## mul_A
module mul_A (CLK, RESETn, a, b, y);
	parameter bw = 32;
	input [bw-1:0] a, b;
	input CLK;
	input RESETn;
	output [2*bw-1:0] y;
	reg [bw-1:0] a_pipe [bw-1:0];
	reg [bw-1:0] b_pipe [bw-1:0];
	reg [2*bw-1:0] partials [bw-1:0];
	genvar i, j;
	for(i=0; i<bw; i=i+1) begin : gen1
		always@(posedge CLK) begin
			if(!RESETn) begin
				a_pipe[i] <= 0;
				b_pipe[i] <= 0;
				partials[i] <= 0;
			end
			else begin
				if(i==0) begin
					a_pipe[i] <= a;
					b_pipe[i] <= b;
					partials[i] <=(a_pipe[i][i] ? b_pipe[i] << i : 0);
				end
				else begin
					a_pipe[i] <= a_pipe[i-1];
					b_pipe[i] <= b_pipe[i-1];
					partials[i] <=(a_pipe[i][i] ? b_pipe[i] << i : 0) + partials[i-1];
				end				
			end
		end
	end
	assign y = partials[bw-1];
endmodule
For scale: ~3100 flip-flops.
clock: 5.0 ns
lec_check: 0
cap_margin: 20
cell_pad_in_sites_detail_placement: 0
cell_pad_in_sites_global_placement: 2
core_aspect_ratio: 0.6
core_margin: 2
core_utilization: 40
cts_cluster_diameter: 27
gpl_routability_driven: 0
min_routing_layer: met2
setup_slack_margin: 1.49
slew_margin: 5
run.sh (not shown) runs the stock make flow with config.mk's settings and CLKGATE_MAP_FILE=.
The starting point produced a clean layout.
Edit:
Settings changed: ABC_AREA from default to 1, CELL_PAD_IN_SITES_DETAIL_PLACEMENT 0 to default, CELL_PAD_IN_SITES_GLOBAL_PLACEMENT 2 to default, CORE_ASPECT_RATIO 0.6 to default, CORE_UTILIZATION 40 to 72, CTS_CLUSTER_DIAMETER 27 to default, GPL_ROUTABILITY_DRIVEN 0 to default, MIN_ROUTING_LAYER met2 to default, SETUP_SLACK_MARGIN 1.49 to default, SLEW_MARGIN 5 to 20.
Clock period 5.0 ns to 1.45 ns, I/O delays scaled along.
The changed run ended with an error in clock tree synthesis (4_1_cts) with DPL-0033.
Die size shrinks by a quarter to a third.
Area after synthesis grows by a quarter to a third.
Synthesized cell count increases by well over a third.
Edit:
Settings changed: CTS_CLUSTER_SIZE from default to 10, SETUP_SLACK_MARGIN from default to 0.13.
Outcome: The changed run stopped in global routing (5_1_grt) (GRT-0116). Area after synthesis stays the same. Synthesized cell count does not change. Die area does not change.
Edit:
Settings changed: ABC_AREA 1 to default, CTS_CLUSTER_SIZE 10 to 33, SETUP_SLACK_MARGIN 0.13 to 0.21.
Clock period 1.45 ns to 3.64 ns, I/O delays scaled along.
Effect:
- Now the flow finished with setup timing left
- die area went down by 19%
- area after synthesis went down by 19%
- synthesized cell count went down by 46%
Edit:
Settings changed: CTS_CLUSTER_DIAMETER from default to 97, SETUP_SLACK_MARGIN 0.21 to 1.02.
Clock period 3.64 ns to 3.55 ns, I/O delays scaled along.
What happened: This time the run stopped in global routing (5_1_grt) with ODB-0269; die area stays the same; synthesized cell count stays the same; area after synthesis stays the same.

mul_A again, from the RTL that the note above started with.
clock: 4.2 ns
lec_check: 0
cap_margin: 20
core_margin: 2
core_utilization: 40
slew_margin: 20
Edit:
CORE_UTILIZATION = 72   (was 40)
CTS_CLUSTER_SIZE = 31   (was not set)
SETUP_SLACK_MARGIN = 0.97   (was not set)
clock period = 3.64 ns   (was 4.2 ns; I/O delays follow)
With this change the flow died in 5_1_grt with ODB-0269.
Synthesized cell count does not change.
Die size is lower by 44%.
Synthesized area is unchanged.
Edit:
CTS_CLUSTER_SIZE = not set   (was 31)
PLACE_DENSITY = 0.95   (was not set)
SETUP_SLACK_MARGIN = 0.21   (was 0.97)
=> This time the run completed and failed the layout checks on setup timing; die area stays the same; area after synthesis is unchanged; synthesized cell count does not change.

## run 1
mul_A again, from the RTL that the note above started with.
Settings: LEC_CHECK=0, ABC_AREA=0, CAP_MARGIN=20, CELL_PAD_IN_SITES_DETAIL_PLACEMENT=0, CELL_PAD_IN_SITES_GLOBAL_PLACEMENT=0, CORE_ASPECT_RATIO=1.81, CORE_MARGIN=2, CORE_UTILIZATION=63, GPL_TIMING_DRIVEN=1, MAX_ROUTING_LAYER=met5, PLACE_DENSITY=0.57, SETUP_SLACK_MARGIN=0.52, SLEW_MARGIN=20, TNS_END_PERCENT=50; clock period 3.15 ns.
Complete run, failing final checks: run 1, reason negative setup slack.
--- input diff run 1..run 2 ---
- clearing SETUP_SLACK_MARGIN, which used to be 0.52
- clearing TNS_END_PERCENT, which used to be 50
- swapping 63 for 72 in CORE_UTILIZATION
- putting CTS_CLUSTER_SIZE at 20 where nothing was set
- clearing CORE_ASPECT_RATIO, which used to be 1.81
- clearing GPL_TIMING_DRIVEN, which used to be 1
- clearing CELL_PAD_IN_SITES_DETAIL_PLACEMENT, which used to be 0
- clearing PLACE_DENSITY, which used to be 0.57
- clearing ABC_AREA, which used to be 0
- clearing MAX_ROUTING_LAYER, which used to be met5
- clearing CELL_PAD_IN_SITES_GLOBAL_PLACEMENT, which used to be 0
- swapping 3.15 for 2.88 in the clock period (ns, I/O delays scaled along)
Results
- Run 2: aborted in 5_1_grt (tool error)
- Number of H-tree branching levels: run 2 vs run 1 — no meaningful difference
- Against run 1, run 2 reports a number of clock buffers inserted by TritonCTS that is higher.
- In terms of cell count after placement, run 2 and run 1 differ only marginally.
- Summary of run 2 over run 1: height of the chip decreased by about 30% relative to the old numbers; total die size shows a reduction of 0.027 mm2; number of nets at floorplan did not really move.
- Diff run 2..run 1 | clock sink count | unchanged
--- input diff run 2..run 3 ---
- CTS_CLUSTER_SIZE changed from 20 to 33
- TNS_END_PERCENT newly set to 5
- CORE_UTILIZATION changed from 72 to 68
- the clock period (ns, I/O delays scaled along) changed from 2.88 to 2.96
Count of placed standard cells including taps (higher): run 3
When run 3 is set beside run 2, its vertical die dimension turns out to be about 3% larger.
As the logs show, run 2 stopped at 5_1_grt after a tool error, so it never reached the end of the flow.
From the logs: run 3 reached the end of the flow and failed the layout checks with negative setup slack.
Diff run 2 -> run 3 | placeable core region | up by a few percent
Run 3 -> run 2: post-synth design cell area flat
On floorplan die area, run 3 does worse than run 2.
Here is what was changed in the inputs of run 4 compared with run 3.
- CORE_UTILIZATION changed from 68 to 72
- PLACE_DENSITY newly set to 0.41
- CTS_CLUSTER_SIZE changed from 33 to 40
- TNS_END_PERCENT removed (was 5)
- SETUP_SLACK_MARGIN newly set to 0.97
- the clock period (ns, I/O delays scaled along) changed from 2.96 to 3.64
==> comparison <==
Tally of unique sky130hd cells used after synthesis across run 4 and run 3: no real change.
Parity-gate share of the synthesized area counting xor and xnor cells essentially unchanged between run 4 and run 3.
The flow ran to completion for all of run 3 and run 4 but run 4, which stopped partway.
Status run 3: flow complete, layout not clean - negative setup slack
Tool error ODB-0269 stopped run 4 during 5_1_grt; no final results.
Run 4 has post-cts hold-fix buffer tally below what run 3 had.
~same sequential fraction of the synthesis area in run 4 and run 3
## Diff of input files: run 5 against run 4
- CTS_CLUSTER_DIAMETER newly set to 92
- CTS_CLUSTER_SIZE changed from 40 to 20
- SETUP_SLACK_MARGIN changed from 0.97 to -0.19
- PLACE_DENSITY changed from 0.41 to 0.65
- the clock period (ns, I/O delays scaled along) changed from 3.64 to 2.88
==> results <==
- Ran to the end and failed final checks on negative setup slack: run 5.
- Diff run 4 -> run 5: synthesized area ~0 delta; number of buffers created by CTS went down; maximum level of the CTS H-tree shrank by 1; area fraction in and, or, nand and nor cells after synthesis closely matched the old numbers.
- Changes observed in run 5 relative to run 4: placer's final routability congestion estimate saw a decrease, TritonCTS sink count saw little to no change, maximum number of buffers from clock root to sink saw a decrease, proportion of register bits with asynchronous set or reset after synthesis saw little to no change.
- Comparing run 5 against run 4, there is no change at all in summed standard-cell area reported by yosys.

job 8684:
Starting RTL as in the previous note.
make LEC_CHECK=0 ABC_AREA=0 CAP_MARGIN=20 CELL_PAD_IN_SITES_DETAIL_PLACEMENT=0 CELL_PAD_IN_SITES_GLOBAL_PLACEMENT=0 CORE_ASPECT_RATIO=0.79 CORE_MARGIN=2 CORE_UTILIZATION=70 CTS_CLUSTER_DIAMETER=85 GPL_TIMING_DRIVEN=1 MAX_ROUTING_LAYER=met5 SETUP_SLACK_MARGIN=-0.05 SLEW_MARGIN=20 TNS_END_PERCENT=100 finish   # period 3.05 ns
The flow for job 8684 finished, though final verification flagged negative setup slack.
### job 8684 -> job 7074
Settings: CTS_CLUSTER_SIZE newly set to 20; CORE_UTILIZATION changed from 70 to 72; CTS_CLUSTER_DIAMETER changed from 85 to 92; GPL_TIMING_DRIVEN removed (was 1); TNS_END_PERCENT removed (was 100); CELL_PAD_IN_SITES_GLOBAL_PLACEMENT removed (was 0); SETUP_SLACK_MARGIN changed from -0.05 to 0.37; MAX_ROUTING_LAYER removed (was met5); CORE_ASPECT_RATIO removed (was 0.79); CELL_PAD_IN_SITES_DETAIL_PLACEMENT removed (was 0); ABC_AREA removed (was 0); the clock period (ns, I/O delays scaled along) changed from 3.05 to 3.43.
Results
When job 7074 is measured against job 8684, its mean number of vias per cell turns out about 3% higher.
Job 7074 vs job 8684 — number of global-route vias before repair dropped by a few percent
The higher clock network fraction of design power of job 8684 and job 7074 is in job 8684.
Taking job 8684 as the reference point, the cell count of job 7074 falls by 4.9%.
Wire length for job 7074 is higher than for job 8684.
Job 7074 completed; timing, DRC and antenna clean
Job 8684 finished all stages; layout check result: FAIL, due to negative setup slack.
Comparing depth of the critical timing path with buffers and inverters included for job 8684 and job 7074, the smaller number came from job 7074.
Wire length of the first global-routing pass, job 7074 vs job 8684: down by a few percent
Job 7074 -> job 8684: net count after synthesis delta 0, exact match
What job 8514 does differently from job 7074 at the input level:
Settings: SETUP_SLACK_MARGIN no longer set, was 0.37; CORE_UTILIZATION now 70, was 72; the clock period (ns, I/O delays scaled along) now 2.88, was 3.43.
Results
- Of job 7074 and job 8514, just one finished clean: job 7074.
- Job 8514 -> stages 100% | layout checks FAIL | negative setup slack
- Looking at share of the core filled with cells in the final layout, job 8514 sits 4.4 points above job 7074.
- Job 8514 against job 7074: global-route usage level; largest net degree at the start of global routing moved down.
- Looking at clock period minus worst slack across job 7074 and job 8514, the one that comes out lower is job 8514.
- Area: job 8514 vs job 7074 -> job 8514 larger
- Job 7074 → job 8514: power grew by 0.011 W, iteration tally of the first detailed-router pass held steady, count of clock-buffer cells in the layout shrank by 3, worst setup slack shrank by 0.51 ns, internal power component grew by 19%.
- The maximum frequency in job 8514 sits about 1.2% above the value recorded for job 7074.

fjord:
mul_A again, from the RTL that the note above started with.
Settings: LEC_CHECK=0, CAP_MARGIN=20, CELL_PAD_IN_SITES_DETAIL_PLACEMENT=2, CORE_ASPECT_RATIO=0.65, CORE_MARGIN=2, CORE_UTILIZATION=49, CTS_CLUSTER_DIAMETER=74, HOLD_SLACK_MARGIN=-0.05, MAX_ROUTING_LAYER=met4, MIN_ROUTING_LAYER=met2, SLEW_MARGIN=20, TNS_END_PERCENT=60; clock period 5.0 ns.
No final results exist for fjord, since it was stopped by error DPL-0033 during detailed placement (3_5_place_dp).
Inputs modified between fjord and tundra:
Settings: changing CORE_UTILIZATION from 49 to 20; removing CORE_ASPECT_RATIO (formerly 0.65); removing HOLD_SLACK_MARGIN (formerly -0.05); removing MIN_ROUTING_LAYER (formerly met2); removing TNS_END_PERCENT (formerly 60); removing MAX_ROUTING_LAYER (formerly met4); removing CTS_CLUSTER_DIAMETER (formerly 74); removing CELL_PAD_IN_SITES_DETAIL_PLACEMENT (formerly 2); changing the clock period (ns, I/O delays scaled along) from 5.0 to 4.2.
==> results <==
- The final layout from tundra, which completed every stage, passed the timing, DRC and antenna checks at the end of the flow.
- As far as post-synthesis chip area from yosys goes, tundra and fjord are indistinguishable; the numbers are identical.
- Diff fjord -> tundra: number of enable flip-flop cells saw little to no change; area inside the core boundary now larger; weighted congestion reported at the end of routability-driven placement went down; width of the chip moved up; cell area after synthesis ~0 delta.
- Initial standard-cell utilization of the core (higher): fjord
- Diff fjord -> tundra | standard-cell row count | up by more than half
- Of fjord and tundra, the run reporting the higher die area was tundra.
[inputs] nickel vs tundra
Settings: CORE_UTILIZATION changed from 20 to 72; CORE_ASPECT_RATIO newly set to 1.28; SETUP_SLACK_MARGIN newly set to 0.29; ABC_AREA newly set to 1; CTS_CLUSTER_SIZE newly set to 10; the clock period (ns, I/O delays scaled along) changed from 4.2 to 4.08.
## What came out
- Switching share of power ends up higher on nickel.
- Looking at buffer share of cell area, nickel sits below tundra.
- nickel vs tundra — die span in y dropped by more than a quarter
- nickel vs tundra, area of all placed cells without fillers went up by 15%.
- In the metrics for nickel and tundra, the one carrying the lower post-synthesis mux area share is nickel.
- Summary of nickel over tundra: number of nets in the layout increased by about 80% relative to the old numbers, via count went up 68000, number of well taps now sits lower, total net switching power increased about 8%.

Setup of violet:
mul_A again, from the RTL that the note above started with.
// mul_A
module mul_A (CLK, RESETn, a, b, y);
	parameter bw = 32;
	input [bw-1:0] a, b;
	input CLK;
	input RESETn;
	output [2*bw-1:0] y;
	reg [bw-1:0] a_pipe [bw-1:0];
	reg [bw-1:0] b_pipe [bw-1:0];
	reg [2*bw-1:0] partials [bw-1:0];
	genvar i, j;
	for(i=0; i<bw; i=i+1) begin : gen1
		always@(posedge CLK) begin
			if(!RESETn) begin
				a_pipe[i] <= 0;
				b_pipe[i] <= 0;
				partials[i] <= 0;
			end
			else begin
				if(i==0) begin
					a_pipe[i] <= a;
					b_pipe[i] <= b;
					partials[i] <=(a_pipe[i][i] ? b_pipe[i] << i : 0);
				end
				else begin
					a_pipe[i] <= a_pipe[i-1];
					b_pipe[i] <= b_pipe[i-1];
					partials[i] <=(a_pipe[i][i] ? b_pipe[i] << i : 0) + partials[i-1];
				end				
			end
		end
	end
	assign y = partials[bw-1];
endmodule
clock: 5.0 ns
lec_check: 0
cap_margin: 20
cell_pad_in_sites_global_placement: 2
core_margin: 2
core_utilization: 40
cts_cluster_diameter: 27
min_routing_layer: met1
slew_margin: 40
violet: PASS, flow complete, no timing, DRC or antenna violations
#### Input delta (onyx over violet)
- an added TNS_END_PERCENT of 65
- a change of CTS_CLUSTER_DIAMETER from 27 to 74
- a deleted MIN_ROUTING_LAYER that had been met1
- an added CELL_PAD_IN_SITES_DETAIL_PLACEMENT of 2
- a change of SLEW_MARGIN from 40 to 20
- a deleted CELL_PAD_IN_SITES_GLOBAL_PLACEMENT that had been 2
The layout from onyx, despite a flow that completed every stage, fails the layout checks, with the failing checks listed as capacitance limit, slew limit, setup timing.
The run showing the smaller detailed route wirelength on metal3 is violet.
Between onyx and violet, it is onyx whose logic gate share of total power is higher, by 0.6 points.
Wire length: onyx vs violet up 120%
onyx vs violet: post-detailed-route via-to-cell ratio up by more than a quarter
When onyx is set beside violet, its maximum fanout encountered on the critical timing path turns out to be 16 smaller.
Number of antenna diodes on onyx is up relative to violet.
Against violet, onyx comes in 4.7 points lower on utilization after layout.
onyx: max-slew headroom at the worst pin 120 points below violet
onyx ends up with a share of the cycle needed by the critical path after routing that is 60 points higher than in violet.
Input changes introduced in xenon (baseline for comparison: onyx):
- removing CTS_CLUSTER_DIAMETER (formerly 74)
- setting MIN_ROUTING_LAYER to met2 for the first time
- setting CELL_PAD_IN_SITES_GLOBAL_PLACEMENT to 2 for the first time
- changing SLEW_MARGIN from 20 to 30
- removing TNS_END_PERCENT (formerly 65)
- removing CELL_PAD_IN_SITES_DETAIL_PLACEMENT (formerly 2)
## What came out
Of onyx and xenon, just one finished clean: xenon.
onyx finished all stages; layout check result: FAIL, due to capacitance limit, slew limit, setup timing.
Delta (xenon minus onyx): switching part of the total power shows a reduction of 3.6 points, clock skew shows a reduction of 0.035 ns, global-route usage over all layers shows a reduction of 2.6 points, wire length shows a reduction of 52%.
Between xenon and onyx, it is xenon whose utilization is higher, by 0.27 points.
Of the two values seen for launching element of the worst setup path, a_pipe[13][13]$_SDFF_PN0_ was produced by onyx and a_pipe[19][19]$_SDFF_PN0_ by xenon.
xenon against onyx; half-perimeter wire length after detailed placement is down by more than 10%.
Diff onyx and xenon: total power higher in onyx
Global-route track usage on met1 was higher in onyx than in xenon.
Power figures rest on the tool's default switching activity, not on a simulated workload.
